==> flow/design.v <==
module dual_port_ram #(
  parameter DATA_WIDTH = 8,
  parameter ADDR_WIDTH = 6
)(
  input logic clk,
  input logic rst,
  input logic [DATA_WIDTH-1 : 0] data1,
  input logic [ADDR_WIDTH-1 : 0] addr1,
  input logic enable1,
  input logic [DATA_WIDTH-1 : 0] data2,
  input logic [ADDR_WIDTH-1 : 0] addr2,
  input logic enable2,
  output logic [DATA_WIDTH-1 : 0] q1,
  output logic [DATA_WIDTH-1 : 0] q2
);
  logic [DATA_WIDTH-1 : 0] ram[0 : 2**(ADDR_WIDTH)-1];
  always@(posedge clk) begin
    if(rst) begin
      q1 <= 0;
      q2 <= 0;
    end else begin
      if (enable1) begin
        ram[addr1] <= data1;
      end else begin
        q1 <= ram[addr1];
      end 
      if (enable2) begin
        ram[addr2] <= data2;
      end else begin
        q2 <= ram[addr2];
      end 
    end 
  end
endmodule
==> flow/run.sh <==
#!/bin/bash
# the make line also repeats each setting of config.mk as NAME=value (left out here)
make -C /OpenROAD-flow-scripts/flow DESIGN_CONFIG=/design/flow/config.mk WORK_HOME=/design/flow/orfs CLKGATE_MAP_FILE= finish
==> flow/config.mk <==
export PLATFORM = sky130hd
export DESIGN_NAME = dual_port_ram
export DESIGN_NICKNAME = dual_port_ram
export VERILOG_FILES = /design/flow/design.v
export SDC_FILE = /design/flow/constraint.sdc
export NUM_CORES = 4
export LEC_CHECK = 0
export CAP_MARGIN = 20
export CORE_MARGIN = 2
export CORE_UTILIZATION = 66
export MAX_ROUTING_LAYER = met4
export SETUP_SLACK_MARGIN = 0.18
export SLEW_MARGIN = 20
==> flow/constraint.sdc <==
create_clock -name core_clock -period 7.38 [get_ports {clk}]
set_input_delay 1.4760 -clock core_clock [delete_from_list [all_inputs] [get_ports {clk}]]
set_output_delay 1.4760 -clock core_clock [all_outputs]
set_load 0.01 [all_outputs]
==> CHANGELOG.md, run 1 <==
## Flow update

* Via count at approximately 26000
* YS chip area at between 30000 and 40000 um2
* Dpl hpwl at ~80 mm
* Die width at roughly 220 um
* Worst-Margin Slew at ~1.3 ns
* Largest net degree at the start of global routing at about 79
* CP top delay family: simple AND/OR/NAND/NOR gates
* Post-layout util at 71.8%
* CP startpoint: enable1
* Fillcell total at roughly 3200
* Io pins at around 48
* Detailed Routing Iterations Pass 1 at 9
* CP max FO at 10
* Buffers & Inverters on Critical Path at 2
* Reg2reg setup slack at between 4 and 5 ns
* Top cell area share at approximately half
* Pwr top: sequential cells
* DRC Markers at 0
* Post-Synth XOR/XNOR Area at 0%
* Mux share at roughly 28%
* Top logic family: multiplexers
* Max-slew violation count at 0
* Hold WC Path Type: reg -> reg
* Number of cells in Yosys stat at approximately 2400
* Logic pwr share at a little over an eighth
* Postcts setup bufs at 0
* Async set or reset register ratio after synthesis at 0%
* Internal at approximately 5.4 mW
* Area grow syn2layout at 7.49%
* PortBufs at 47
* Count leader, synth: mux2_2
* Post-synth top cells: mux2_2, edfxtp_1, clkbuf_1
* Post-synthesis adder-cell area fraction at 0%
* Final nets at roughly 2400
* Achievable frequency at 0.197 GHz
* Flop pwr share at between 40% and 50%
* RSZ-0062 raised after global routing: no
* Die Y at around 220 um
* Area leader, netlist: edfxtp_1
* Number of max-cap violations at 0
* Top cells by area: edfxtp_1, mux2_2, mux4_2
* CTS tree: built
* Final setup vio count at 0
* Final wirelength at 133 mm
* Clk buf depth at 3
* Area fraction in compound gates at approximately an eighth
* Status: no timing/DRC/antenna violations
* Clock Latency Late Sink at 0.64 ns
* First-pass GRT wire length at about 180 mm
* Post-Syn Area per Cell at approximately 13 um2
* FP Core Util at around 67%
* Worst Reg-to-Reg Cells at 6
* Syn Nets at roughly 2500
* Final period util at slightly below 70%
* CTS buffer count at approximately 56
* Seq pwr at between 3 and 4 mW
* Vias in the first global route at between 20000 and 25000
* Slowest cell on crit path: o21ai_0
* Die area at approximately 50000 um2
* Routability cong. at 1.06
* Register clock-pin slew on the reported worst setup and hold paths at 0.06 ns
* Clk root buf: clkbuf_16
* Site Rows at approximately 80
* Crit. End Element: register
* Critical path launch point type: primary input
* Leakage power at between 10 and 15 nW
* Crit-path cells: clkdlybuf4s50_1 -> clkinv_1 -> nor2_1 -> nand3_1 -> o21ai_0
* Switching Fraction at a little over a quarter
* Post-synthesis instance area at ~32000 um2
* Slew margin rel. at 13.2%
* Crit path DRT at approximately 7.6 ns
* Final Critical Period at roughly 5.1 ns
* Critical Path Stages at 5
* Max IR drop VDD at 0.262 mV
* GR Overflow Total at 0
* Synth cell types at ~77
* FF-to-FF End: q1[5]
* PwrDens at between 200 and 250 nW/um2
* Fin. Hold Viols at 0
* Max incr delay on CP at roughly 1.3 ns
* Total GRT Usage at a little over half
* Hold path cells at 2
* Arrival time worst endpoint at 5.34 ns
* Combinational power at about 0.96 mW
* Total net switching power at about 2.0 mW
* Tool warning count at 28
* Synth warnings at 1
* Fin cells at approximately 3000
* Hold Slack at slightly above 0.6 ns
* Simple Share, Synth at under 10%
* Placed Area at approximately 32000 um2
* Drt initial violations at 5695
* CTS sink count at around 530
* Antenna Nets Post-Route at 0
* Cells after synthesis at 2444
* Clk pwr share at approximately two fifths
* Crit Path Category: in -> reg
* Flip-flops with a built-in enable at between 500 and 600
* Cts repair resizes at 0
* FF-to-FF Start: ram[8][5]
* Hold endpoint: q2[6]
* # placed instances at approximately 2900
* CP Capture Point: ram[20][0]
* Power Clock at approximately 3.1 mW
* Hold Startpoint: q2[6]
* #FFs+latches synth at 528
* Finished Cell Area at between 30000 and 40000 um2
* Main flop type: edfxtp_1
* Post-synthesis sequential area ratio at between 40% and 50%
* DR vias/cell at ~8.7
* Htree depth at 2
* Initial antenna violation count at 8
* # hold bufs at CTS at 0
* Core ar. at between 40000 and 50000 um2
* Layout Skew at approximately 0.022 ns
* Setup total negative slack at 0 ns
* Avg WL per Cell at 44.5 um
[per-stage QoR]
step,setup slack [ns],power [mW]
floorplan,3.79,3.95
global placement,2.17,4.28
detailed placement,1.99,4.30
CTS,2.63,7.30
global route,2.30,7.46
finish,2.29,7.40
[routing by layer]
layer,track usage [%],share of wire (%),routed length (um)
met1,68.7,33,43700
met2,72.3,41,54100
met3,21.1,18,24200
met4,34.9,8.6,11500
met5,-,0,0
[final cells by class]
cell class	count	area [um2]	area share, %
Sequential cell	528	15700	45.9
Antenna cell	14	35.0	0.102
Multi-Input combinational cell	1618	14800	43.4
Inverter	17	63.8	0.186
Tap cell	615	769	2.25
Clock buffer	67	1490	4.36
Clock inverter	37	470	1.37
Timing Repair Buffer	103	862	2.52
==> run 2: changes to the inputs <==
- CORE_UTILIZATION: 66 -> 64
- MAX_ROUTING_LAYER: met4 -> not set
- SETUP_SLACK_MARGIN: 0.18 -> not set
- clock period: 7.38 -> 4.77 ns (I/O delays scaled with it)
==> CHANGELOG.md, run 2 <==
## Flow update

* Final total power at approximately 11 mW
* CTS buffer count at roughly 56
* Seq pwr at 5.18 mW
* CP max FO at 33
* Vias in the first global route at ~25000
* Slew margin rel. at between 15 and 20%
* Total net switching power at slightly below 3 mW
* Cells after synthesis at 2444
* Cts repair resizes at 0
* Area leader, netlist: edfxtp_1
* Post-Synth XOR/XNOR Area at 0%
* Post-synthesis sequential area ratio at between 40 and 50%
* CP startpoint: addr2[1]
* Crit Path Category: in -> reg
* Top logic family: multiplexers
* Post-synthesis instance area at between 30000 and 40000 um2
* Switching Fraction at 26.4%
* Slowest cell on crit path: o221ai_1
* Finished Cell Area at approximately 35000 um2
* Htree depth at 2
* Simple Share, Synth at between 4 and 5%
* Area grow syn2layout at 10.4%
* Routability cong. at ~1.1
* Critical Path Stages at 8
* DR vias/cell at 8.33
* RSZ-0062 raised after global routing: no
* Flip-flops with a built-in enable at 512
* Buffers & Inverters on Critical Path at 3
* FF-to-FF Start: ram[8][5]
* Crit. End Element: register
* Top cell area share at roughly half
* Hold Startpoint: q2[3]
* Number of max-cap violations at 0
* CTS sink count at around 530
* YS chip area at 31800 um2
* Number of cells in Yosys stat at 2444
* Clk buf depth at 3
* Main flop type: edfxtp_1
* Core ar. at around 49000 um2
* Layout Skew at ~0.017 ns
* Die Y at between 200 and 250 um
* Max-slew violation count at 0
* Final nets at around 2500
* Clk pwr share at between 40% and 50%
* Async set or reset register ratio after synthesis at 0%
* #FFs+latches synth at ~530
* Hold WC Path Type: reg -> reg
* Max IR drop VDD at 0.318 mV
* Crit-path cells: buf_4 -> buf_4 -> nor2b_1 -> buf_4 -> a21oi_1 -> o221ai_1 -> a221oi_1 -> a311oi_1
* Area fraction in compound gates at 13.2%
* Reg2reg setup slack at 2.22 ns
* Synth warnings at 1
* Clock Latency Late Sink at approximately 0.64 ns
* Hold path cells at 2
* Mux share at 28.4%
* Hold endpoint: q2[3]
* FF/Latch Area at between 15000 and 20000 um2
* Post-synthesis adder-cell area fraction at 0%
* Via count at between 20000 and 30000
* Internal at 8.23 mW
* Final wirelength at 135 mm
* DRC Markers at 0
* Hold Slack at 0.580 ns
* Register clock-pin slew on the reported worst setup and hold paths at about 0.06 ns
* CP top delay family: buffers and inverters
* Detailed Routing Iterations Pass 1 at 7
* Die area at between 50000 and 60000 um2
* CTS tree: built
* Post-synth top cells: mux2_2, edfxtp_1, clkbuf_1
* Cell mode on critical path: buf_4
* Drt initial violations at between 5000 and 6000
* FP Core Util at roughly 65%
* Setup total negative slack at 0 ns
* Clk root buf: clkbuf_16
* Final period util at between 70% and 80%
* PortBufs at 47
* Largest net degree at the start of global routing at roughly 65
* Initial antenna violation count at 11
* Leakage power at approximately 12 nW
* Flop pwr share at between 40% and 50%
* CP Capture Point: q2[6]
* Total GRT Usage at about 52%
* Crit path DRT at 5.32 ns
* # hold bufs at CTS at 0
* Io pins at around 48
* Pwr top: sequential cells
* Dpl hpwl at about 88 mm
* Power Clock at between 4 and 5 mW
* Antenna Nets Post-Route at 0
* Site Rows at between 80 and 90
* First-pass GRT wire length at roughly 190 mm
* GR Overflow Total at 0
* Count leader, synth: mux2_2
* Worst-Margin Slew at 1.27 ns
* Fin. Hold Viols at 0
* Logic pwr share at a little over an eighth
* Critical path launch point type: primary input
* PwrDens at 318 nW/um2
* Arrival time worst endpoint at between 4 and 5 ns
* Worst Reg-to-Reg Cells at 6
* Max incr delay on CP at ~0.69 ns
* Post-Syn Area per Cell at between 10 and 15 um2
* Post-layout util at slightly above 70%
* Top cells by area: edfxtp_1, mux2_2, mux4_2
* Achievable frequency at 0.278 GHz
* Final setup vio count at 0
* Fillcell total at about 3400
* Final Critical Period at 3.60 ns
* Die width at ~230 um
* Status: no timing/DRC/antenna violations
* Syn Nets at 2476
* Postcts setup bufs at 0
* Combinational power at ~1.5 mW
* Gate Area at around 15000 um2
* Synth cell types at between 70 and 80
* Avg WL per Cell at approximately 43 um
* Placed Area at 33300 um2
* FF-to-FF End: q1[5]
* Tool warning count at 28
## run 2: final cells by class
type	instances	share of cell area, %
sequential	528	44.7
multi-input combinational	1618	42.2
timing repair buffer	237	5.44
clock buffer	72	4.22
tap	664	2.36
clock inverter	30	0.950
inverter	17	0.182
antenna	3	0.0214
## run 2: metrics by stage
| step | instances | setup WS (ns) |
|---|---|---|
| floorplan | 2444 | 1.71 |
| global placement | 3064 | 0.734 |
| finish | 3169 | 1.17 |
| CTS | 3166 | 1.46 |
| detailed placement | 3064 | 0.848 |
| global route | 3167 | 1.29 |
## run 2: metal layers
layer  part of all wire [%]  GRT usage [%]  vias to the layer above
met5                  0.085          0.285                        -
li1                       -              -                     9870
met4                    8.7           35.0                       16
met2                     40           73.4                     2943
met3                     18           21.4                      804
met1                     33           66.7                    12800
==> run 3: changes to the inputs <==
- CORE_UTILIZATION: 64 -> 15
- clock period: 4.77 -> 12.5 ns (I/O delays scaled with it)
==> CHANGELOG.md, run 3 <==
## Flow update

* Status: no timing/DRC/antenna violations
* Hold Startpoint: q2[1]
* CP startpoint: enable1
* Register clock-pin slew on the reported worst setup and hold paths at around 0.06 ns
* Final Critical Period at 6.05 ns
* Hold endpoint: q2[1]
* Die area at roughly 220000 um2
* Top cell area share at around half
* Drt initial violations at roughly 4800
* Finished Cell Area at between 30000 and 40000 um2
* Reg2reg setup slack at a little under 10 ns
* Htree depth at 2
* Dpl hpwl at a little over 90 mm
* Routability cong. at ~1
* Cells after synthesis at around 2400
* Area leader, netlist: edfxtp_1
* GR Overflow Total at 0
* Critical path launch point type: primary input
* Crit-path cells: clkdlybuf4s50_1 -> clkinv_1 -> nor2_1 -> nand3_1 -> o22ai_1
* Switching Fraction at roughly 28%
* Vias in the first global route at 23600
* Die Y at between 400 and 500 um
* Synth warnings at 1
* Area grow syn2layout at 16.0%
* Largest net degree at the start of global routing at 65
* Final nets at 2380
* Mux share at 28.4%
* Io pins at around 48
* Syn Nets at around 2500
* CTS tree: built
* Clk root buf: clkbuf_16
* # hold bufs at CTS at 0
* Post-synthesis adder-cell area fraction at 0%
* Number of cells in Yosys stat at ~2400
* Number of max-cap violations at 0
* Internal at approximately 3.1 mW
* Setup total negative slack at 0 ns
* Total net switching power at about 1.2 mW
* # placed instances at 5108
* Main flop type: edfxtp_1
* Logic pwr share at 13.3%
* Leakage power at 11.1 nW
* Pwr top: sequential cells
* CTS buffer count at a little under 60
* Arrival time worst endpoint at roughly 6.3 ns
* Cts repair resizes at 0
* FF-to-FF End: q2[1]
* Top cells by area: edfxtp_1, mux2_2, mux4_2
* Placed Area at between 30000 and 40000 um2
* Postcts setup bufs at 0
* Count leader, synth: mux2_2
* Crit. End Element: register
* Avg WL per Cell at between 20 and 30 um
* Core ar. at 211000 um2
* CP Capture Point: ram[45][3]
* Max incr delay on CP at about 1.1 ns
* FF-to-FF Start: ram[27][1]
* YS chip area at between 30000 and 40000 um2
* Max IR drop VDD at roughly 0.10 mV
* Post-layout util at approximately 17%
* Final period util at between 40% and 50%
* Crit Path Category: in -> reg
* Dpl ws at about 5.9 ns
* Final setup vio count at 0
* CP top delay family: buffers and inverters
* Final wirelength at 144 mm
* FP Core Util at approximately 15%
* CTS sink count at around 530
* Fin. Hold Viols at 0
* Layout Skew at around 0.024 ns
* Flop pwr share at between 40% and 50%
* Synth cell types at 77
* Post-synth top cells: mux2_2, edfxtp_1, clkbuf_1
* Clk buf depth at 3
* Hold Slack at approximately 0.56 ns
* CP max FO at 10
* Buffers & Inverters on Critical Path at 2
* Via count at 25400
* RSZ-0062 raised after global routing: no
* Antenna Nets Post-Route at 0
* Critical Path Stages at 5
* Initial antenna violation count at 5
* Die width at ~460 um
* Post-synthesis sequential area ratio at between 40% and 50%
* Tool warning count at 26
* Slew margin rel. at 19.1%
* Detailed Routing Iterations Pass 1 at 8
* Final total power at roughly 4.3 mW
* Worst Reg-to-Reg Cells at 5
* Max-slew violation count at 0
* Flip-flops with a built-in enable at about 500
* Simple Share, Synth at 4.78%
* Crit path DRT at roughly 13 ns
* Fillcell total at 23200
* Total GRT Usage at 12.6%
* Combinational power at roughly 0.57 mW
* PwrDens at around 120 nW/um2
* Slowest cell on crit path: o22ai_1
* First-pass GRT wire length at about 200 mm
* Hold path cells at 3
* Fin cells at ~5200
* Power Clock at ~1.7 mW
* PortBufs at about 47
* Clock Latency Late Sink at ~0.65 ns
* DRC Markers at 0
* Hold WC Path Type: reg -> reg
* Area fraction in compound gates at a little over an eighth
* Seq pwr at 1.98 mW
* Achievable frequency at ~0.17 GHz
* Post-Synth XOR/XNOR Area at 0%
* Top logic family: multiplexers
* #FFs+latches synth at around 530
* Post-synthesis instance area at 31800 um2
* Clk pwr share at between 40% and 50%
* Antenna diodes at 0
* Worst-Margin Slew at about 1.2 ns
* Site Rows at 169
* Async set or reset register ratio after synthesis at 0%
* Final worst slack at around 6.4 ns
* DR vias/cell at 4.86
* Post-Syn Area per Cell at 13.0 um2
[run 3: per-layer routing]
layer	GRT usage, %	part of all wire (%)	vias up
met4	8.38	8.4	10
met2	18.0	41	2292
met1	16.4	38	12800
met5	0.357	0.11	-
li1	-	-	9649
met3	3.44	13	556
[run 3: area by class of cell]
type	instances	area, um2	area share (%)
Inverter	17	63.8	0.173
Tap cell	2821	3530	9.56
Timing Repair Buffer	124	987	2.67
Multi-Input combinational cell	1618	14800	40.2
Clock inverter	40	322	0.871
Sequential cell	528	15700	42.5
Clock buffer	66	1500	4.07
==> run 4: changes to the inputs <==
- CELL_PAD_IN_SITES_DETAIL_PLACEMENT: not set -> 2
- CELL_PAD_IN_SITES_GLOBAL_PLACEMENT: not set -> 2
- CORE_ASPECT_RATIO: not set -> 1.36
- CORE_MARGIN: 2 -> 6
- CORE_UTILIZATION: 15 -> 61
- CTS_CLUSTER_SIZE: not set -> 50
- HOLD_SLACK_MARGIN: not set -> 0.19
- MIN_ROUTING_LAYER: not set -> met2
- clock period: 12.5 -> 10.0 ns (I/O delays scaled with it)
==> CHANGELOG.md, run 4 <==
## Flow update

* YS chip area at 31800 um2
* Number of cells in Yosys stat at between 2000 and 2500
* Post-synthesis adder-cell area fraction at 0%
* Post-synthesis instance area at between 30000 and 40000 um2
* Io pins at 48
* Synth warnings at 1
* Post-Synth XOR/XNOR Area at 0%
* Synth cell types at 77
* Area fraction in compound gates at a little over an eighth
* Die Y at around 280 um
* Top cell area share at 48.3%
* Area leader, netlist: edfxtp_1
* Die area at 57900 um2
* Top logic family: multiplexers
* Site Rows at ~97
* Count leader, synth: mux2_2
* Status: aborted with a tool error
* Post-synthesis sequential area ratio at 49.3%
* #FFs+latches synth at 528
* Flip-flops with a built-in enable at slightly above 500
* Core ar. at 51500 um2
* Simple Share, Synth at under 10%
* Mux share at between 20% and 30%
* Die width at between 200 and 250 um
* Routability cong. at between 1 and 1.5
* Post-Syn Area per Cell at 13.0 um2
* PortBufs at 47
* FP Core Util at 61.9%
* Exit stage: 3_5_place_dp
* Async set or reset register ratio after synthesis at 0%
* Top cells by area: edfxtp_1, mux2_2, mux4_2
* Error: [ERROR DPL-0033] detailed placement checks failed during check placement.
* Main flop type: edfxtp_1
* Syn Nets at between 2000 and 2500
* Post-synth top cells: mux2_2, edfxtp_1, clkbuf_1
* Cells after synthesis at around 2400
==> run 4: per-stage QoR <==
step	setup WS (ns)	hold WS, ns	power (mW)	std cells
floorplan	5.89	0.521	2.92	2444
global placement	4.23	0.546	3.17	2961
==> run 5: changes to the inputs <==
- ABC_AREA: not set -> 0
- CELL_PAD_IN_SITES_DETAIL_PLACEMENT: 2 -> not set
- CELL_PAD_IN_SITES_GLOBAL_PLACEMENT: 2 -> not set
- CORE_ASPECT_RATIO: 1.36 -> not set
- CORE_MARGIN: 6 -> 2
- CORE_UTILIZATION: 61 -> 35
- CTS_CLUSTER_SIZE: 50 -> not set
- HOLD_SLACK_MARGIN: 0.19 -> not set
- MAX_ROUTING_LAYER: not set -> met4
- MIN_ROUTING_LAYER: met2 -> not set
- PLACE_DENSITY_LB_ADDON: not set -> 0.17
- SETUP_SLACK_MARGIN: not set -> 0.4
- clock period: 10.0 -> 3.42 ns (I/O delays scaled with it)
==> CHANGELOG.md, run 5 <==
## Flow update

* FP Core Util at approximately a third
* Area leader, netlist: edfxtp_1
* Max-slew violation count at 0
* Worst Reg-to-Reg Cells at 6
* Clock Latency Late Sink at approximately 0.64 ns
* Number of cells in Yosys stat at around 2400
* #FFs+latches synth at about 530
* Flop pwr share at between 40% and 50%
* Max incr delay on CP at between 0.8 and 0.9 ns
* Post-synthesis adder-cell area fraction at 0%
* Final period util at 84.5%
* GRT met3 Usage at roughly 6.2%
* YS chip area at between 30000 and 40000 um2
* Max IR drop VDD at between 0.3 and 0.4 mV
* Post-synth top cells: mux2_2, edfxtp_1, clkbuf_1
* Post-synthesis sequential area ratio at about half
* Buffers & Inverters on Critical Path at 4
* Cell mode on critical path: buf_4
* CTS buffer count at around 67
* Async set or reset register ratio after synthesis at 0%
* Achievable frequency at 0.346 GHz
* Combinational power at 2.38 mW
* Clk pwr share at about two fifths
* Avg WL per Cell at 38.8 um
* Final nets at ~2700
* Hold Startpoint: q1[5]
* Reg2reg setup slack at approximately 0.75 ns
* Hold WC Path Type: reg -> reg
* Pwr top: sequential cells
* Fillcell total at ~8300
* CTS tree: built
* Area fraction in compound gates at a little over an eighth
* Crit. End Element: register
* Synth warnings at 1
* Area grow syn2layout at 19.3%
* Drt initial violations at about 4400
* Top logic family: multiplexers
* Most Crowded Layer GR: met2
* Final wirelength at between 150 and 200 mm
* Worst-Margin Slew at 1.24 ns
* Crit-path cells: buf_4 -> nor2_2 -> buf_4 -> buf_4 -> a221oi_1 -> o21ai_0 -> buf_4 -> a211oi_1 -> a311oi_1
* Power Clock at ~7.0 mW
* Final Critical Period at between 2 and 3 ns
* RSZ-0062 raised after global routing: no
* Cts repair resizes at 0
* Status: no timing/DRC/antenna violations
* FF-to-FF Start: ram[8][5]
* Hold path cells at 2
* CP Capture Point: q2[7]
* Htree depth at 3
* Io pins at approximately 48
* Mux share at between 20% and 30%
* Vias in the first global route at approximately 25000
* Setup total negative slack at 0 ns
* CP startpoint: addr2[0]
* Logic pwr share at between 10 and 15%
* Dpl hpwl at around 110 mm
* Slowest cell on crit path: nor2_2
* Post-synthesis instance area at between 30000 and 40000 um2
* CTS sink count at 528
* PwrDens at approximately 440 nW/um2
* Met1 Use GR at 44.4%
* FF-to-FF End: q1[5]
* Flip-flops with a built-in enable at 512
* Leakage power at about 13 nW
* Synth cell types at 77
* Arrival time worst endpoint at ~3.5 ns
* Main flop type: edfxtp_1
* Antenna Nets Post-Route at 0
* Initial antenna violation count at 9
* Largest net degree at the start of global routing at 43
* Slew margin rel. at about 17%
* Cells after synthesis at about 2400
* Crit Path Category: in -> reg
* GR Overflow Total at 0
* Routability cong. at just over 1
* Clk buf depth at 3
* Via count at about 26000
* # hold bufs at CTS at 0
* Final total power at 16.6 mW
* Core ar. at around 90000 um2
* Switching Fraction at 27.2%
* Layout Skew at about 0.04 ns
* Die Y at just over 300 um
* Fin. Hold Viols at 0
* Top cell area share at 48.3%
* Critical Path Stages at 9
* Final setup vio count at 0
* Internal at between 10 and 15 mW
* Number of max-cap violations at 0
* First-pass GRT wire length at 210 mm
* Tool warning count at 26
* Dpl ws at -0.0193 ns
* Register clock-pin slew on the reported worst setup and hold paths at around 0.070 ns
* Total net switching power at 4.51 mW
* Count leader, synth: mux2_2
* Postcts setup bufs at 0
* Post-layout util at 42.1%
* Post-Syn Area per Cell at about 13 um2
* Final worst slack at roughly 0.53 ns
* PortBufs at 47
* Top cells by area: edfxtp_1, mux2_2, mux4_2
* Total GRT Usage at between 30% and 40%
* Hold Slack at slightly above 0.6 ns
* CP max FO at 22
* Post-Synth XOR/XNOR Area at 0%
* Syn Nets at roughly 2500
* CP top delay family: buffers and inverters
* Die area at a little over 90000 um2
* Critical path launch point type: primary input
* GR Layer Usage met2 at 48.4%
* Simple Share, Synth at approximately 4.8%
* Hold endpoint: q1[5]
* Clk root buf: clkbuf_16
* Site Rows at approximately 110
* Detailed Routing Iterations Pass 1 at 9
* Crit path DRT at ~4 ns
* DR vias/cell at between 6 and 7
* Seq pwr at just over 7 mW
* Die width at a little over 300 um
* DRC Markers at 0
[run 5: cell type report]
cell class | instances | area, um2 | area share [%]
flip-flops and latches | 528 | 15700 | 41.3
diodes | 7 | 17.5 | 0.0461
well taps | 1176 | 1470 | 3.87
clock buffers | 81 | 1770 | 4.66
repair buffers | 432 | 3840 | 10.1
inverters | 17 | 63.8 | 0.168
multi-input cells | 1618 | 14800 | 39.0
clock inverters | 38 | 293 | 0.771
[run 5: per-stage QoR]
| step | cell area (um2) | instances |
|---|---|---|
| after detailed placement | 35900 | 3771 |
| after global routing | 38000 | 3895 |
| after global placement | 35900 | 3771 |
| after floorplan | 31800 | 2444 |
| after CTS | 38000 | 3890 |
| final | 38000 | 3897 |
[run 5: per-layer routing]
layer	up-vias	part of all wire [%]	wire, um
met5	-	0	0
met4	0	4.9	7420
met3	403	10	15300
met2	1859	44	66500
met1	13400	41	62000
li1	10300	-	-
==> run 6: changes to the inputs <==
- ABC_AREA: 0 -> not set
- CORE_UTILIZATION: 35 -> 68
- MAX_ROUTING_LAYER: met4 -> not set
- PLACE_DENSITY_LB_ADDON: 0.17 -> not set
- SETUP_SLACK_MARGIN: 0.4 -> 0.52
- clock period: 3.42 -> 3.05 ns (I/O delays scaled with it)
==> CHANGELOG.md, run 6 <==
## Flow update

* Seq pwr at ~8.1 mW
* Achievable frequency at roughly 0.37 GHz
* Crit. End Element: register
* Power Clock at 7.30 mW
* Final worst slack at between 0.3 and 0.4 ns
* Final Critical Period at about 2.7 ns
* Die Y at between 200 and 250 um
* Site Rows at between 70 and 80
* Crit Path Category: in -> reg
* Layout Skew at ~0.025 ns
* Pwr top: sequential cells
* Cts repair resizes at 2
* Crit path DRT at about 3.6 ns
* Vias in the first global route at 26600
* Number of max-cap violations at 0
* Fillcell total at ~2600
* CP startpoint: addr2[2]
* Max incr delay on CP at between 0.7 and 0.8 ns
* Main flop type: edfxtp_1
* Crit-path cells: buf_6 -> inv_2 -> a221oi_1 -> nor2_1 -> o21ai_0 -> o2111ai_1 -> o31a_1
* Final setup vio count at 0
* Htree depth at 2
* Via count at 28000
* Postcts setup bufs at 0
* CTS tree: built
* Internal at about 13 mW
* FP Core Util at 68.7%
* Syn Nets at 2476
* Mux share at between 20% and 30%
* Number of cells in Yosys stat at about 2400
* Synth warnings at 1
* Hold path cells at 2
* Total net switching power at 4.78 mW
* Tool warning count at 30
* Clk root buf: clkbuf_16
* Final total power at 18.1 mW
* Largest net degree at the start of global routing at 65
* Cells after synthesis at 2444
* Logic pwr share at approximately 15%
* Post-synth top cells: mux2_2, edfxtp_1, clkbuf_1
* YS chip area at approximately 32000 um2
* Count leader, synth: mux2_2
* Final nets at between 2000 and 3000
* Hold Startpoint: q2[6]
* Hold WC Path Type: reg -> reg
* Area grow syn2layout at 15.9%
* Worst-Margin Slew at slightly above 1 ns
* Flip-flops with a built-in enable at about 500
* DRC Markers at 0
* PwrDens at approximately 490 nW/um2
* Synth cell types at 77
* First-pass GRT wire length at ~190 mm
* Gate Area at 14900 um2
* Reg2reg setup slack at 0.47 ns
* Routability cong. at 1.10
* CTS buffer count at around 55
* Initial antenna violation count at 10
* CP Capture Point: q2[2]
* Buffers & Inverters on Critical Path at 2
* Worst Reg-to-Reg Cells at 6
* Register clock-pin slew on the reported worst setup and hold paths at roughly 0.060 ns
* # hold bufs at CTS at 0
* Final period util at 87.5%
* GR Overflow Total at 0
* Area fraction in compound gates at a little over an eighth
* RSZ-0062 raised after global routing: yes
* Critical path launch point type: primary input
* FF-to-FF Start: ram[8][5]
* Slowest cell on crit path: o21ai_0
* Top cells by area: edfxtp_1, mux2_2, mux4_2
* Area leader, netlist: edfxtp_1
* Clk pwr share at between 40% and 50%
* Max-slew violation count at 0
* Die area at approximately 49000 um2
* Clock Latency Late Sink at 0.65 ns
* Arrival time worst endpoint at ~3.2 ns
* Clk buf depth at 3
* Fin. Hold Viols at 0
* Flop pwr share at between 40 and 50%
* Leakage power at between 10 and 15 nW
* CP top delay family: AND-OR/OR-AND gates
* #FFs+latches synth at about 530
* Dpl ws at -0.161 ns
* Post-Synth XOR/XNOR Area at 0%
* PortBufs at ~47
* Final wirelength at between 100 and 150 mm
* Post-synthesis sequential area ratio at 49.3%
* Post-synthesis instance area at around 32000 um2
* Post-Syn Area per Cell at ~13 um2
* Avg WL per Cell at ~42 um
* Simple Share, Synth at between 4 and 5%
* CTS sink count at 528
* Status: no timing/DRC/antenna violations
* Combinational power at roughly 2.7 mW
* Io pins at around 48
* Drt initial violations at approximately 7000
* Total GRT Usage at 57.0%
* Top cell area share at between 40% and 50%
* Detailed Routing Iterations Pass 1 at 10
* Post-synthesis adder-cell area fraction at 0%
* Dpl hpwl at between 90 and 100 mm
* Critical Path Stages at 7
* Antenna Nets Post-Route at 0
* Slew margin rel. at slightly above 30%
* Switching Fraction at a little over a quarter
* Die width at 220 um
* Core ar. at around 46000 um2
* FF/Latch Area at approximately 16000 um2
* Top logic family: multiplexers
* Async set or reset register ratio after synthesis at 0%
* CP max FO at 28
* Max IR drop VDD at about 0.54 mV
* DR vias/cell at 8.56
* Hold endpoint: q2[6]
* Setup total negative slack at 0 ns
* FF-to-FF End: q1[5]
-- run 6: final cells by class --
type / count / share of cell area [%]
Antenna cell: 5 / 0.0339
Inverter: 17 / 0.173
Timing Repair Buffer: 398 / 9.58
Multi-Input combinational cell: 1618 / 40.5
Clock buffer: 66 / 3.96
Clock inverter: 36 / 1.19
Sequential cell: 528 / 42.5
Tap cell: 607 / 2.06
-- run 6: routing by layer --
metal | track usage (%) | share of wire [%]
met2 | 79.6 | 40
met3 | 28.3 | 19
met4 | 38.3 | 9.9
met1 | 69.4 | 31
met5 | 0 | 0.026
-- run 6: metrics by stage --
| step | hold WS, ns | util (%) | instances | cell area, um2 |
|---|---|---|---|---|
| 6_report | 0.599 | 79.6 | 3275 | 36900 |
| 5_1_grt | 0.622 | 79.6 | 3270 | 36900 |
| 4_1_cts | 0.576 | 79.5 | 3270 | 36900 |
| 3_5_place_dp | 0.567 | 75.4 | 3168 | 34900 |
| 3_3_place_gp | 0.564 | 75.4 | 3168 | 34900 |
| 2_1_floorplan | 0.521 | - | 2444 | 31900 |
==> run 7: changes to the inputs <==
- CELL_PAD_IN_SITES_DETAIL_PLACEMENT: not set -> 1
- CELL_PAD_IN_SITES_GLOBAL_PLACEMENT: not set -> 3
- CORE_ASPECT_RATIO: not set -> 1.36
- CORE_MARGIN: 2 -> 6
- CORE_UTILIZATION: 68 -> 61
- CTS_CLUSTER_SIZE: not set -> 50
- GPL_ROUTABILITY_DRIVEN: not set -> 0
- MAX_ROUTING_LAYER: not set -> met5
- MIN_ROUTING_LAYER: not set -> met1
- PLACE_DENSITY_LB_ADDON: not set -> 0.15
- SETUP_SLACK_MARGIN: 0.52 -> not set
- SLEW_MARGIN: 20 -> 15
- clock period: 3.05 -> 10.0 ns (I/O delays scaled with it)
==> CHANGELOG.md, run 7 <==
## Flow update

* Synth cell types at 77
* Post-synth top cells: mux2_2, edfxtp_1, clkbuf_1
* Exit stage: 3_1_place_gp_skip_io
* Die width at 208 um
* Top cell area share at roughly 48%
* Post-Syn Area per Cell at 13.0 um2
* Status: aborted with a tool error
* Area fraction in compound gates at around an eighth
* Synth warnings at 1
* Post-Synth XOR/XNOR Area at 0%
* Simple Share, Synth at 4.78%
* Count leader, synth: mux2_2
* Top logic family: multiplexers
* Cells after synthesis at approximately 2400
* Post-synthesis instance area at between 30000 and 40000 um2
* Die Y at roughly 280 um
* #FFs+latches synth at between 500 and 600
* Core ar. at between 50000 and 60000 um2
* Syn Nets at ~2500
* Error: [ERROR FLW-0024] Place density exceeds 1.0 (current PLACE_DENSITY_LB_ADDON =  0.15). Please check if the value of  PLACE_DENSITY_LB_ADDON is between 0 and 0.99.
* Post-synthesis adder-cell area fraction at 0%
* Number of cells in Yosys stat at 2444
* Top cells by area: edfxtp_1, mux2_2, mux4_2
* Async set or reset register ratio after synthesis at 0%
* YS chip area at 31800 um2
* Die area at approximately 58000 um2
* Post-synthesis sequential area ratio at between 40% and 50%
* Site Rows at 97
* Flip-flops with a built-in enable at slightly above 500
* Main flop type: edfxtp_1
* FP Core Util at between 60 and 70%
* Area leader, netlist: edfxtp_1
* Mux share at 28.4%
==> run 8: changes to the inputs <==
- CELL_PAD_IN_SITES_DETAIL_PLACEMENT: 1 -> not set
- CELL_PAD_IN_SITES_GLOBAL_PLACEMENT: 3 -> not set
- CORE_ASPECT_RATIO: 1.36 -> not set
- CORE_MARGIN: 6 -> 2
- CORE_UTILIZATION: 61 -> 72
- CTS_CLUSTER_SIZE: 50 -> 22
- GPL_ROUTABILITY_DRIVEN: 0 -> not set
- MAX_ROUTING_LAYER: met5 -> not set
- MIN_ROUTING_LAYER: met1 -> not set
- PLACE_DENSITY_LB_ADDON: 0.15 -> 0.21
- SETUP_SLACK_MARGIN: not set -> 0.52
- SLEW_MARGIN: 15 -> 20
- clock period: 10.0 -> 3.05 ns (I/O delays scaled with it)
==> CHANGELOG.md, run 8 <==
## Flow update

* GRT met3 Usage at approximately 33%
* Max IR drop VDD at 0.566 mV
* Post-Synth XOR/XNOR Area at 0%
* Clk root buf: clkbuf_16
* Logic pwr share at between 10% and 20%
* Via count at between 20000 and 30000
* Buffers & Inverters on Critical Path at 3
* Avg WL per Cell at around 43 um
* Syn Nets at about 2500
* Final setup vio count at 0
* Leakage power at 12.5 nW
* Power Clock at roughly 7 mW
* Site Rows at around 77
* # placed instances at 3137
* CP top delay family: simple AND/OR/NAND/NOR gates
* Finished Cell Area at roughly 37000 um2
* RSZ-0062 raised after global routing: no
* Top logic family: multiplexers
* Post-synth top cells: mux2_2, edfxtp_1, clkbuf_1
* Critical path launch point type: primary input
* Count leader, synth: mux2_2
* Die area at roughly 46000 um2
* Vias in the first global route at between 20000 and 30000
* Routability cong. at 1.11
* Postcts setup bufs at 0
* Clk buf depth at 3
* Hold Startpoint: addr2[2]
* Antenna Nets Post-Route at 0
* Slowest cell on crit path: nor2_1
* Clock Latency Late Sink at about 0.67 ns
* Flop pwr share at around 45%
* Synth warnings at 1
* Area grow syn2layout at 14.7%
* DRC Markers at 0
* PortBufs at 47
* Initial antenna violation count at 10
* Crit-path cells: buf_4 -> or2_2 -> nor2_1 -> nand2_1 -> buf_4 -> o22ai_1 -> buf_4
* Post-Syn Area per Cell at between 10 and 15 um2
* CTS tree: built
* Crit Path Category: in -> reg
* Reg2reg setup slack at approximately 0.52 ns
* Mux share at between 20% and 30%
* Max-slew violation count at 0
* Final Critical Period at 2.67 ns
* CP max FO at 20
* FP Core Util at about 72%
* Crit. End Element: register
* Top cell area share at between 40 and 50%
* Hold endpoint: q2[1]
* Core ar. at ~44000 um2
* Final nets at 2634
* Total GRT Usage at between 50% and 60%
* Die width at around 210 um
* Drt initial violations at 7112
* Switching Fraction at a little over a quarter
* Number of max-cap violations at 0
* Detailed Routing Iterations Pass 1 at 22
* FF-to-FF Start: ram[12][5]
* Hold Slack at 0.509 ns
* Simple Share, Synth at 4.78%
* Met1 Use GR at just over 70%
* CTS buffer count at around 55
* Largest net degree at the start of global routing at 65
* FF-to-FF End: q1[5]
* Achievable frequency at approximately 0.38 GHz
* Final period util at 87.4%
* Htree depth at 2
* Critical Path Stages at 7
* Placed Area at between 30000 and 40000 um2
* Fin cells at approximately 3200
* DR vias/cell at between 8 and 9
* Main flop type: edfxtp_1
* Post-synthesis sequential area ratio at between 40% and 50%
* Combinational power at roughly 2.6 mW
* Pwr top: sequential cells
* GR Overflow Total at 0
* PwrDens at a little under 500 nW/um2
* Crit path DRT at 3.40 ns
* Worst Reg-to-Reg Cells at 6
* Clk pwr share at approximately two fifths
* CP Capture Point: ram[40][2]
* Internal at between 10 and 15 mW
* Top cells by area: edfxtp_1, mux2_2, mux4_2
* Slew margin rel. at between 10% and 20%
* Arrival time worst endpoint at between 3 and 4 ns
* Synth cell types at 77
* Total net switching power at between 4 and 5 mW
* Hold path cells at 4
* YS chip area at ~32000 um2
* Most Crowded Layer GR: met2
* Flip-flops with a built-in enable at about 500
* Final total power at between 15 and 20 mW
* Hold WC Path Type: in -> reg
* Area fraction in compound gates at about an eighth
* Async set or reset register ratio after synthesis at 0%
* Cell mode on critical path: buf_4
* Post-synthesis instance area at 31800 um2
* Max incr delay on CP at approximately 0.9 ns
* #FFs+latches synth at between 500 and 600
* GR Layer Usage met2 at roughly four fifths
* CTS sink count at between 500 and 600
* Status: no timing/DRC/antenna violations
* Layout Skew at between 0.02 and 0.03 ns
* Register clock-pin slew on the reported worst setup and hold paths at 0.07 ns
* Worst-Margin Slew at ~1.2 ns
* Post-synthesis adder-cell area fraction at 0%
* Io pins at about 48
* Final wirelength at around 140 mm
* # hold bufs at CTS at 0
* Fin. Hold Viols at 0
* Cells after synthesis at 2444
* Dpl hpwl at just under 90 mm
* Tool warning count at 29
* CP startpoint: addr1[0]
* First-pass GRT wire length at 195 mm
* Area leader, netlist: edfxtp_1
* Seq pwr at between 8 and 9 mW
* Die Y at roughly 210 um
* Number of cells in Yosys stat at roughly 2400
-- run 8: cell type report --
| cell class | instances | area (um2) |
|---|---|---|
| inverter | 17 | 63.8 |
| multi-input combinational | 1618 | 14900 |
| antenna | 7 | 17.5 |
| sequential | 528 | 15700 |
| timing repair buffer | 382 | 3230 |
| clock inverter | 29 | 357 |
| clock buffer | 73 | 1490 |
| tap | 592 | 741 |
| fill | 2379 | 7420 |
-- run 8: what timing repair did --
| item | in CTS | in global routing |
|---|---|---|
| gates cloned | 0 | 0 |
| pin swaps | 0 | 1 |
| resized | 2 | 9 |
| setup endpoints to repair | 9 | 76 |
-- run 8: per-stage QoR --
stage	TNS [ns]	setup WS (ns)	utilization, %
floorplan	0	0.356	-
global placement	-2.46	-0.122	78.8
detailed placement	-2.70	-0.105	78.8
CTS	0	0.505	83.0
global route	0	0.515	83.1
finish	0	0.384	83.1
-- run 8: routing by layer --
metal	vias to the layer above	part of all wire [%]
li1	10200	-
met5	-	0.14
met2	3809	39
met4	16	11
met1	13300	30
met3	1296	20
==> run 9: changes to the inputs <==
- CORE_MARGIN: 2 -> 6
- CORE_UTILIZATION: 72 -> 30
- CTS_CLUSTER_SIZE: 22 -> not set
- GPL_ROUTABILITY_DRIVEN: not set -> 0
- MAX_ROUTING_LAYER: not set -> met5
- PLACE_DENSITY_LB_ADDON: 0.21 -> not set
- SETUP_SLACK_MARGIN: 0.52 -> not set
- SLEW_MARGIN: 20 -> 10
- TNS_END_PERCENT: not set -> 50
- clock period: 3.05 -> 10.0 ns (I/O delays scaled with it)
==> CHANGELOG.md, run 9 <==
## Flow update

* Max incr delay on CP at 0.98 ns
* Post-synth top cells: mux2_2, edfxtp_1, clkbuf_1
* CTS tree: built
* Hold endpoint: q2[7]
* GR Overflow Total at 0
* Logic pwr share at 13.2%
* FF-to-FF Start: ram[8][5]
* Clk root buf: clkbuf_16
* Avg WL per Cell at ~37 um
* CP startpoint: addr1[1]
* Mux share at between 20 and 30%
* Final Critical Period at 5.56 ns
* Vias in the first global route at approximately 24000
* Flip-flops with a built-in enable at slightly above 500
* Die width at 338 um
* Crit. End Element: register
* Achievable frequency at about 0.18 GHz
* Detailed Routing Iterations Pass 1 at 10
* Crit path DRT at between 10 and 15 ns
* Internal at 3.87 mW
* Final wirelength at about 140 mm
* Synth warnings at 1
* Total net switching power at 1.43 mW
* Antenna Nets Post-Route at 0
* Fin. Hold Viols at 0
* CP Capture Point: ram[46][2]
* Flop pwr share at roughly 47%
* Crit Path Category: in -> reg
* Power Clock at 2.12 mW
* #FFs+latches synth at approximately 530
* FP Core Util at between 30 and 40%
* Top cells by area: edfxtp_1, mux2_2, mux4_2
* Cts repair resizes at 0
* Final setup vio count at 0
* FF-to-FF End: q1[5]
* Post-Syn Area per Cell at between 10 and 15 um2
* Via count at around 26000
* Post-Synth XOR/XNOR Area at 0%
* PwrDens at 151 nW/um2
* Setup total negative slack at 0 ns
* Async set or reset register ratio after synthesis at 0%
* Final period util at 55.6%
* Critical path launch point type: primary input
* Slowest cell on crit path: o21ai_0
* YS chip area at around 32000 um2
* Hold WC Path Type: reg -> reg
* Cells after synthesis at between 2000 and 2500
* Hold Startpoint: q2[7]
* Arrival time worst endpoint at 5.81 ns
* Postcts setup bufs at 0
* Max IR drop VDD at ~0.13 mV
* Total GRT Usage at a little under a quarter
* Layout Skew at about 0.015 ns
* Final nets at approximately 2400
* Switching Fraction at 27.0%
* Io pins at around 48
* Worst-Margin Slew at around 1.3 ns
* Status: no timing/DRC/antenna violations
* Area grow syn2layout at 10.4%
* Hold path cells at 2
* Number of cells in Yosys stat at roughly 2400
* Tool warning count at 26
* Max-slew violation count at 0
* RSZ-0062 raised after global routing: no
* Simple Share, Synth at approximately 4.8%
* Synth cell types at between 70 and 80
* Clock Latency Late Sink at around 0.64 ns
* Worst Reg-to-Reg Cells at 6
* Hold Slack at 0.631 ns
* CP max FO at between 40 and 50
* First-pass GRT wire length at roughly 190 mm
* Post-synthesis sequential area ratio at between 40% and 50%
* Reg2reg setup slack at around 7.4 ns
* Post-synthesis instance area at about 32000 um2
* Area fraction in compound gates at a little over an eighth
* CTS buffer count at between 50 and 60
* Site Rows at ~120
* Core ar. at between 100000 and 150000 um2
* Top logic family: multiplexers
* DR vias/cell at 6.73
* Syn Nets at 2476
* Seq pwr at around 2.5 mW
* Crit-path cells: buf_6 -> buf_4 -> nor2b_4 -> buf_4 -> and2_1 -> nand2_1 -> o21ai_0
* Main flop type: edfxtp_1
* Top cell area share at about half
* Slew margin rel. at 11.9%
* Die area at roughly 110000 um2
* CTS sink count at about 530
* Critical Path Stages at 7
* Combinational power at 0.699 mW
* PortBufs at between 40 and 50
* Clk pwr share at between 40% and 50%
* # hold bufs at CTS at 0
* Largest net degree at the start of global routing at ~67
* Register clock-pin slew on the reported worst setup and hold paths at ~0.060 ns
* Die Y at around 340 um
* Number of max-cap violations at 0
* Clk buf depth at 3
* Count leader, synth: mux2_2
* Post-synthesis adder-cell area fraction at 0%
* Leakage power at ~11 nW
* Initial antenna violation count at 11
* CP top delay family: buffers and inverters
* Post-layout util at around a third
* Htree depth at 2
* Pwr top: sequential cells
* Dpl hpwl at around 86 mm
* DRC Markers at 0
* Drt initial violations at approximately 5400
* Buffers & Inverters on Critical Path at 3
* Cell mode on critical path: buf_4
* Area leader, netlist: edfxtp_1
==> run 9: per-stage QoR <==
step | power, mW | cells | instance area [um2] | worst slack (ns)
4_1_cts | 5.27 | 3773 | 35100 | 4.68
5_1_grt | 5.39 | 3788 | 35200 | 4.53
6_report | 5.30 | 3795 | 35200 | 4.44
2_1_floorplan | 2.92 | 2444 | 31800 | 5.89
3_3_place_gp | 3.18 | 3666 | 33300 | 4.16
3_5_place_dp | 3.18 | 3666 | 33300 | 4.03
==> run 9: layer usage <==
metal | share of wire (%) | global-route usage [%] | wire [um]
met1 | 37 | 31.1 | 51400
met2 | 40 | 33.2 | 56300
met3 | 16 | 8.84 | 22400
met4 | 6.5 | 10.3 | 9090
met5 | 0.024 | 0 | 34
==> run 9: area by class of cell <==
type                       count  area, um2
clock buffer                  71       1520
tap                         1380       1730
multi-input combinational   1618      14800
clock inverter                36        282
sequential                   528      15700
timing repair buffer         138       1030
inverter                      17       63.8
antenna                        7       17.5
fill                       10200      69200
==> run 10: changes to the inputs <==
- CORE_MARGIN: 6 -> 2
- CORE_UTILIZATION: 30 -> 72
- CTS_CLUSTER_DIAMETER: not set -> 363
- CTS_CLUSTER_SIZE: not set -> 21
- GPL_ROUTABILITY_DRIVEN: 0 -> not set
- MAX_ROUTING_LAYER: met5 -> not set
- PLACE_DENSITY_LB_ADDON: not set -> 0.19
- SETUP_SLACK_MARGIN: not set -> 0.71
- SLEW_MARGIN: 10 -> 20
- TNS_END_PERCENT: 50 -> not set
- clock period: 10.0 -> 3.04 ns (I/O delays scaled with it)
==> CHANGELOG.md, run 10 <==
## Flow update

* Crit-path cells: mux2_2 -> a221o_1 -> a222oi_1 -> o22ai_2 -> o41a_1
* Slowest cell on crit path: a222oi_1
* Top logic family: multiplexers
* Setup total negative slack at 0 ns
* Crit Path Category: reg -> reg
* Flip-flops with a built-in enable at around 510
* First-pass GRT wire length at ~190 mm
* Combinational power at approximately 2.8 mW
* Final setup vio count at 0
* Avg WL per Cell at roughly 42 um
* Final Critical Period at approximately 2.6 ns
* Hold endpoint: q1[2]
* Switching Fraction at between 20% and 30%
* FF-to-FF End: q1[6]
* CTS sink count at between 500 and 600
* CP top delay family: AND-OR/OR-AND gates
* RSZ-0062 raised after global routing: yes
* Drt initial violations at roughly 6900
* Post-synthesis sequential area ratio at approximately half
* Hold WC Path Type: reg -> reg
* Worst-Margin Slew at 1.28 ns
* Syn Nets at 2476
* Reg2reg setup slack at around 0.48 ns
* Post-Syn Area per Cell at roughly 13 um2
* DR vias/cell at slightly below 9
* Simple Share, Synth at approximately 4.8%
* Internal at between 10 and 15 mW
* Largest net degree at the start of global routing at around 65
* Achievable frequency at 0.391 GHz
* CP startpoint: ram[34][6]
* Site Rows at 77
* Main flop type: edfxtp_1
* Number of max-cap violations at 0
* Die width at about 210 um
* Area grow syn2layout at 14.7%
* Via count at 28400
* Max-slew violation count at 0
* PortBufs at 47
* Detailed Routing Iterations Pass 1 at 12
* Clk pwr share at between 20% and 30%
* Logic pwr share at 18.1%
* Synth cell types at a little under 80
* Clk buf depth at 3
* Layout Skew at 0.0396 ns
* GR Overflow Total at 0
* Slew margin rel. at 13.8%
* Htree depth at 1
* CTS tree: built
* Critical Path Stages at 5
* CTS buffer count at 29
* Tool warning count at 29
* Hold Startpoint: q1[2]
* Vias in the first global route at around 27000
* Async set or reset register ratio after synthesis at 0%
* Top cell area share at between 40% and 50%
* CP Capture Point: q1[6]
* Status: no timing/DRC/antenna violations
* PwrDens at between 400 and 500 nW/um2
* Leakage power at 12.4 nW
* Register clock-pin slew on the reported worst setup and hold paths at about 0.1 ns
* Area fraction in compound gates at a little over an eighth
* Post-synthesis adder-cell area fraction at 0%
* CP max FO at 2
* Top cells by area: edfxtp_1, mux2_2, mux4_2
* # placed instances at about 3200
* Power Clock at ~4.3 mW
* YS chip area at ~32000 um2
* Area leader, netlist: edfxtp_1
* # hold bufs at CTS at 0
* Mux share at between 20% and 30%
* Post-layout util at between 80% and 90%
* DRC Markers at 0
* Crit. End Element: register
* Post-synthesis instance area at between 30000 and 40000 um2
* Synth warnings at 1
* FF-to-FF Start: ram[34][6]
* Antenna Nets Post-Route at 0
* Final period util at 84.2%
* Total net switching power at roughly 4.3 mW
* Fin cells at ~3200
* Dpl hpwl at between 90 and 100 mm
* Die Y at between 200 and 250 um
* Hold path cells at 2
* Core ar. at approximately 44000 um2
* Fin. Hold Viols at 0
* Count leader, synth: mux2_2
* Final wirelength at approximately 140 mm
* Number of cells in Yosys stat at about 2400
* FP Core Util at 72.5%
* Clock Latency Late Sink at between 0.6 and 0.7 ns
* Seq pwr at about 8.1 mW
* Die area at between 40000 and 50000 um2
* Buffers & Inverters on Critical Path at 0
* Io pins at 48
* Worst Reg-to-Reg Cells at 5
* Flop pwr share at 53.4%
* Critical path launch point type: register
* Routability cong. at 1.14
* Final nets at 2652
* Max IR drop VDD at between 0.5 and 0.6 mV
* Final total power at ~15 mW
* Clk root buf: clkbuf_16
* Cells after synthesis at 2444
* Crit path DRT at between 3 and 4 ns
* Post-synth top cells: mux2_2, edfxtp_1, clkbuf_1
* Initial antenna violation count at 14
* Total GRT Usage at 59.0%
* Post-Synth XOR/XNOR Area at 0%
* Arrival time worst endpoint at around 3.1 ns
* Pwr top: sequential cells
* Max incr delay on CP at roughly 0.87 ns
* #FFs+latches synth at 528
## run 10: metrics by stage
stage          hold slack [ns]  worst slack (ns)  instance area [um2]
6_report                 0.587             0.480                36500
5_1_grt                  0.603             0.559                36500
4_1_cts                  0.583             0.669                36200
3_5_place_dp             0.566            -0.221                35300
3_3_place_gp             0.552            -0.211                35300
2_1_floorplan            0.521             0.517                32100
## run 10: layout make-up
cell class	count	area (um2)
Antenna cell	9	22.5
Inverter	17	68.8
Tap cell	592	741
Clock buffer	52	812
Sequential cell	528	15700
Clock inverter	2	28.8
Multi-Input combinational cell	1618	15200
Fill cell	2490	7420
Timing Repair Buffer	426	3900
## run 10: what timing repair did
action,CTS,global route
pin swaps,4,4
endpoints found under the hold margin,0,0
buffers inserted,7,7
setup endpoints to repair,70,246
resized,18,45
## run 10: layer usage
layer | up-vias | routed length, um | global-route usage (%)
li1 | 10200 | - | -
met3 | 1271 | 27400 | 30.3
met1 | 13200 | 41100 | 72.3
met5 | - | 347 | 4.69
met2 | 3688 | 53400 | 79.6
met4 | 16 | 15100 | 42.8
==> run 11: changes to the inputs <==
- CTS_CLUSTER_DIAMETER: 363 -> not set
- CTS_CLUSTER_SIZE: 21 -> 39
- PLACE_DENSITY_LB_ADDON: 0.19 -> 0.0
- SETUP_SLACK_MARGIN: 0.71 -> 0.77
- clock period: 3.04 -> 9.26 ns (I/O delays scaled with it)
==> CHANGELOG.md, run 11 <==
## Flow update

* Initial antenna violation count at 12
* Hold Startpoint: q2[0]
* Finished Cell Area at approximately 34000 um2
* Slew margin rel. at 5.10%
* Top logic family: multiplexers
* # hold bufs at CTS at 0
* Antenna Nets Post-Route at 0
* Reg2reg setup slack at about 6.6 ns
* Synth warnings at 1
* Clk buf depth at 3
* Crit. End Element: register
* Post-synthesis instance area at between 30000 and 40000 um2
* Max incr delay on CP at between 1 and 1.5 ns
* CP top delay family: simple AND/OR/NAND/NOR gates
* Htree depth at 2
* Max IR drop VDD at about 0.27 mV
* Hold WC Path Type: reg -> reg
* Internal at 4.16 mW
* Top cells by area: edfxtp_1, mux2_2, mux4_2
* Clk root buf: clkbuf_16
* Crit Path Category: in -> reg
* Dpl hpwl at between 70 and 80 mm
* Post-Synth XOR/XNOR Area at 0%
* Final nets at roughly 2300
* Slowest cell on crit path: nor2_2
* Die Y at between 200 and 250 um
* Logic pwr share at a little over an eighth
* CTS tree: built
* Main flop type: edfxtp_1
* Power Clock at roughly 2.3 mW
* Hold endpoint: q2[0]
* Worst Reg-to-Reg Cells at 6
* Switching Fraction at a little over a quarter
* Crit path DRT at approximately 9.5 ns
* Top cell area share at 48.3%
* Critical Path Stages at 6
* CP startpoint: enable2
* Total net switching power at between 1.5 and 2 mW
* First-pass GRT wire length at ~180 mm
* DR vias/cell at 9.05
* Core ar. at approximately 44000 um2
* Site Rows at roughly 77
* Synth cell types at around 77
* Combinational power at approximately 0.77 mW
* Cells after synthesis at approximately 2400
* CTS buffer count at between 50 and 60
* CTS sink count at roughly 530
* Final Critical Period at 5.46 ns
* Status: no timing/DRC/antenna violations
* Clock Latency Late Sink at about 0.64 ns
* YS chip area at ~32000 um2
* Pwr top: sequential cells
* Achievable frequency at ~0.18 GHz
* #FFs+latches synth at approximately 530
* Flip-flops with a built-in enable at roughly 500
* Number of cells in Yosys stat at approximately 2400
* Tool warning count at 26
* Fin cells at around 3000
* Arrival time worst endpoint at approximately 5.7 ns
* Fin. Hold Viols at 0
* Avg WL per Cell at around 45 um
* Post-Syn Area per Cell at about 13 um2
* Clk pwr share at between 30 and 40%
* CP max FO at 17
* Die area at between 40000 and 50000 um2
* CP Capture Point: ram[18][2]
* Max-slew violation count at 0
* Post-synth top cells: mux2_2, edfxtp_1, clkbuf_1
* Detailed Routing Iterations Pass 1 at 11
* Routability cong. at 1.09
* # placed instances at between 2000 and 3000
* Layout Skew at between 0.02 and 0.03 ns
* PortBufs at between 40 and 50
* Setup total negative slack at 0 ns
* Syn Nets at around 2500
* Area grow syn2layout at 6.55%
* PwrDens at between 150 and 200 nW/um2
* Post-synthesis sequential area ratio at 49.3%
* Leakage power at ~11 nW
* FP Core Util at 72.5%
* Hold path cells at 2
* Mux share at around 28%
* Critical path launch point type: primary input
* Worst-Margin Slew at between 1 and 1.5 ns
* Post-synthesis adder-cell area fraction at 0%
* Placed Area at ~32000 um2
* Total GRT Usage at 56.6%
* Final setup vio count at 0
* Async set or reset register ratio after synthesis at 0%
* Postcts setup bufs at 0
* Largest net degree at the start of global routing at around 66
* Vias in the first global route at around 25000
* Number of max-cap violations at 0
* FF-to-FF End: q1[5]
* Drt initial violations at ~6500
* Seq pwr at 2.67 mW
* Via count at approximately 27000
* Simple Share, Synth at between 4 and 5%
* Cts repair resizes at 0
* RSZ-0062 raised after global routing: no
* FF-to-FF Start: ram[12][5]
* Count leader, synth: mux2_2
* Area fraction in compound gates at 13.2%
* DRC Markers at 0
* Die width at between 200 and 250 um
* Final wirelength at 132 mm
* Flop pwr share at between 40% and 50%
* Crit-path cells: clkdlybuf4s50_1 -> nor2b_2 -> nand2_2 -> nor2_2 -> nand2_1 -> o21ai_0
* GR Overflow Total at 0
* Buffers & Inverters on Critical Path at 1
* Area leader, netlist: edfxtp_1
* Io pins at approximately 48
* Final period util at between 50% and 60%
* Register clock-pin slew on the reported worst setup and hold paths at around 0.07 ns
==> run 11: routing by layer <==
layer	wire, um	share of wire (%)	track usage [%]
met1	40900	31	72.0
met2	51600	39	76.5
met3	26900	20	28.2
met4	12700	9.6	36.2
met5	214	0.16	2.29
==> run 11: area by class of cell <==
| cell class | instances | area [um2] |
|---|---|---|
| fillers | 2686 | 10000 |
| clock inverters | 36 | 350 |
| inverters | 17 | 63.8 |
| flip-flops and latches | 528 | 15700 |
| diodes | 11 | 27.5 |
| well taps | 592 | 741 |
| repair buffers | 96 | 795 |
| multi-input cells | 1618 | 14800 |
| clock buffers | 63 | 1420 |
==> run 11: stage by stage <==
stage | power, mW | utilization [%] | setup slack [ns] | hold WS (ns)
final | 5.70 | 77.2 | 3.80 | 0.595
after floorplan | 3.15 | - | 5.30 | 0.521
after global placement | 3.40 | 73.1 | 3.70 | 0.567
after CTS | 5.59 | 77.1 | 4.23 | 0.582
after global routing | 5.74 | 77.2 | 4.03 | 0.616
after detailed placement | 3.41 | 73.1 | 3.61 | 0.569
==> run 12: changes to the inputs <==
- CTS_CLUSTER_DIAMETER: not set -> 354
- CTS_CLUSTER_SIZE: 39 -> 22
- MAX_ROUTING_LAYER: not set -> met4
- PLACE_DENSITY_LB_ADDON: 0.0 -> 0.21
- SETUP_SLACK_MARGIN: 0.77 -> 0.88
- SLEW_MARGIN: 20 -> 40
- clock period: 9.26 -> 3.02 ns (I/O delays scaled with it)
==> CHANGELOG.md, run 12 <==
## Flow update

* Status: no timing/DRC/antenna violations
* Post-Syn Area per Cell at approximately 13 um2
* Die width at ~210 um
* Hold endpoint: ram[43][2]
* FP Core Util at 72.5%
* CP startpoint: ram[32][3]
* First-pass GRT wire length at about 190 mm
* Gate Area at ~16000 um2
* Tool warning count at 30
* Achievable frequency at 0.433 GHz
* Cells after synthesis at 2444
* CP max FO at 2
* FF-to-FF End: q1[3]
* Logic pwr share at between 10% and 20%
* Worst Reg-to-Reg Cells at 5
* #FFs+latches synth at 528
* Leakage power at approximately 12 nW
* Internal at approximately 11 mW
* Combinational power at between 2 and 3 mW
* Number of max-cap violations at 0
* Post-synthesis adder-cell area fraction at 0%
* Buffers & Inverters on Critical Path at 0
* Final Critical Period at 2.31 ns
* GR Overflow Total at 0
* Register clock-pin slew on the reported worst setup and hold paths at between 0.1 and 0.15 ns
* PwrDens at a little over 400 nW/um2
* # hold bufs at CTS at 0
* Power Clock at approximately 4.2 mW
* Io pins at about 48
* Top logic family: multiplexers
* Reg2reg setup slack at roughly 0.71 ns
* Area grow syn2layout at 17.4%
* Final period util at between 70 and 80%
* Clk pwr share at between 20% and 30%
* Htree depth at 1
* Total net switching power at around 4.3 mW
* Vias in the first global route at 26500
* Via count at approximately 28000
* Final nets at about 2600
* WL met3 at ~27 mm
* Largest net degree at the start of global routing at 65
* Hold path cells at 2
* Flip-flops with a built-in enable at roughly 500
* Routability cong. at 1.14
* Count leader, synth: mux2_2
* DR WL met2 at ~54 mm
* Top Metal Used: met4
* Initial antenna violation count at 12
* Clk root buf: clkbuf_16
* Dpl ws at -0.0265 ns
* PortBufs at around 47
* Syn Nets at roughly 2500
* Core ar. at ~44000 um2
* Antenna Nets Post-Route at 0
* Arrival time worst endpoint at around 2.9 ns
* Detailed Routing Iterations Pass 1 at 23
* FF/Latch Area at between 15000 and 20000 um2
* CP Capture Point: q1[3]
* Clk buf depth at 3
* Slew margin rel. at 40.6%
* Fillcell total at roughly 2200
* CP top delay family: AND-OR/OR-AND gates
* Total GRT Usage at ~61%
* Max-slew violation count at 0
* Main flop type: edfxtp_1
* Post-Synth XOR/XNOR Area at 0%
* Critical Path Stages at 5
* Area fraction in compound gates at about an eighth
* Dpl hpwl at just under 90 mm
* Top cells by area: edfxtp_1, mux2_2, mux4_2
* Final setup vio count at 0
* FF-to-FF Start: ram[32][3]
* Worst-Margin Slew at ~0.88 ns
* Fin. Hold Viols at 0
* Flop pwr share at a little over half
* Post-synth top cells: mux2_2, edfxtp_1, clkbuf_1
* Post-synthesis sequential area ratio at 49.3%
* Mux share at 28.4%
* Crit-path cells: mux2_4 -> a221o_1 -> a222oi_1 -> o221ai_1 -> o31a_1
* Crit Path Category: reg -> reg
* Number of cells in Yosys stat at ~2400
* Synth warnings at 1
* Final wirelength at 138 mm
* Slowest cell on crit path: a222oi_1
* Pwr top: sequential cells
* Max IR drop VDD at 0.571 mV
* Hold Startpoint: data1[2]
* Site Rows at 77
* Avg WL per Cell at 43.4 um
* Die Y at roughly 210 um
* Synth cell types at ~77
* Metal1 wirelength at 41.5 mm
* Simple Share, Synth at ~4.8%
* CTS buffer count at 27
* RSZ-0062 raised after global routing: yes
* Max incr delay on CP at between 0.6 and 0.7 ns
* Die area at about 46000 um2
* Layout Skew at roughly 0.026 ns
* DRC Markers at 0
* Critical path launch point type: register
* Final worst slack at around 0.71 ns
* CTS sink count at approximately 530
* Hold WC Path Type: in -> reg
* Async set or reset register ratio after synthesis at 0%
* Drt initial violations at 7305
* Area leader, netlist: edfxtp_1
* Crit. End Element: register
* CTS tree: built
* Seq pwr at about 8.2 mW
* Post-layout util at 85.1%
* Crit path DRT at about 3.6 ns
* YS chip area at ~32000 um2
* DR vias/cell at between 8 and 9
* Switching Fraction at between 20% and 30%
* Top cell area share at approximately half
* Post-synthesis instance area at ~32000 um2
* Clock Latency Late Sink at 0.65 ns
[run 12: final cells by class]
class                           instances  share of cell area, %
Clock buffer                           49                   2.03
Inverter                               17                  0.184
Antenna cell                           16                  0.107
Timing Repair Buffer                  347                   10.2
Sequential cell                       528                   42.0
Multi-Input combinational cell       1619                   43.4
Clock inverter                          1                 0.0234
Tap cell                              592                   1.98
[run 12: what timing repair did]
action,in CTS,in global routing
setup buffers,30,14
gates cloned,0,1
resized,73,44
pin swaps,33,13
endpoints found under the hold margin,0,0
setup endpoints to repair,647,246
[run 12: layer usage]
metal  GRT usage [%]  vias up
li1                -    10000
met1            72.4    13100
met2            80.0     3719
met3            31.0     1344
met4            39.5        0
met5               -        -
[run 12: metrics by stage]
| step | power (mW) | cell area [um2] | hold slack (ns) | setup TNS (ns) | cells |
|---|---|---|---|---|---|
| 4_1_cts | 14.8 | 36900 | 0.533 | 0 | 3138 |
| 5_1_grt | 15.3 | 37400 | 0.523 | 0 | 3164 |
| 6_report | 15.2 | 37400 | 0.515 | 0 | 3169 |
| 2_1_floorplan | 9.78 | 33200 | 0.520 | 0 | 2444 |
| 3_5_place_dp | 10.8 | 35500 | 0.562 | -0.0265 | 3058 |
| 3_3_place_gp | 10.8 | 35400 | 0.570 | 0 | 3053 |
Power and IR drop assume default switching activity.
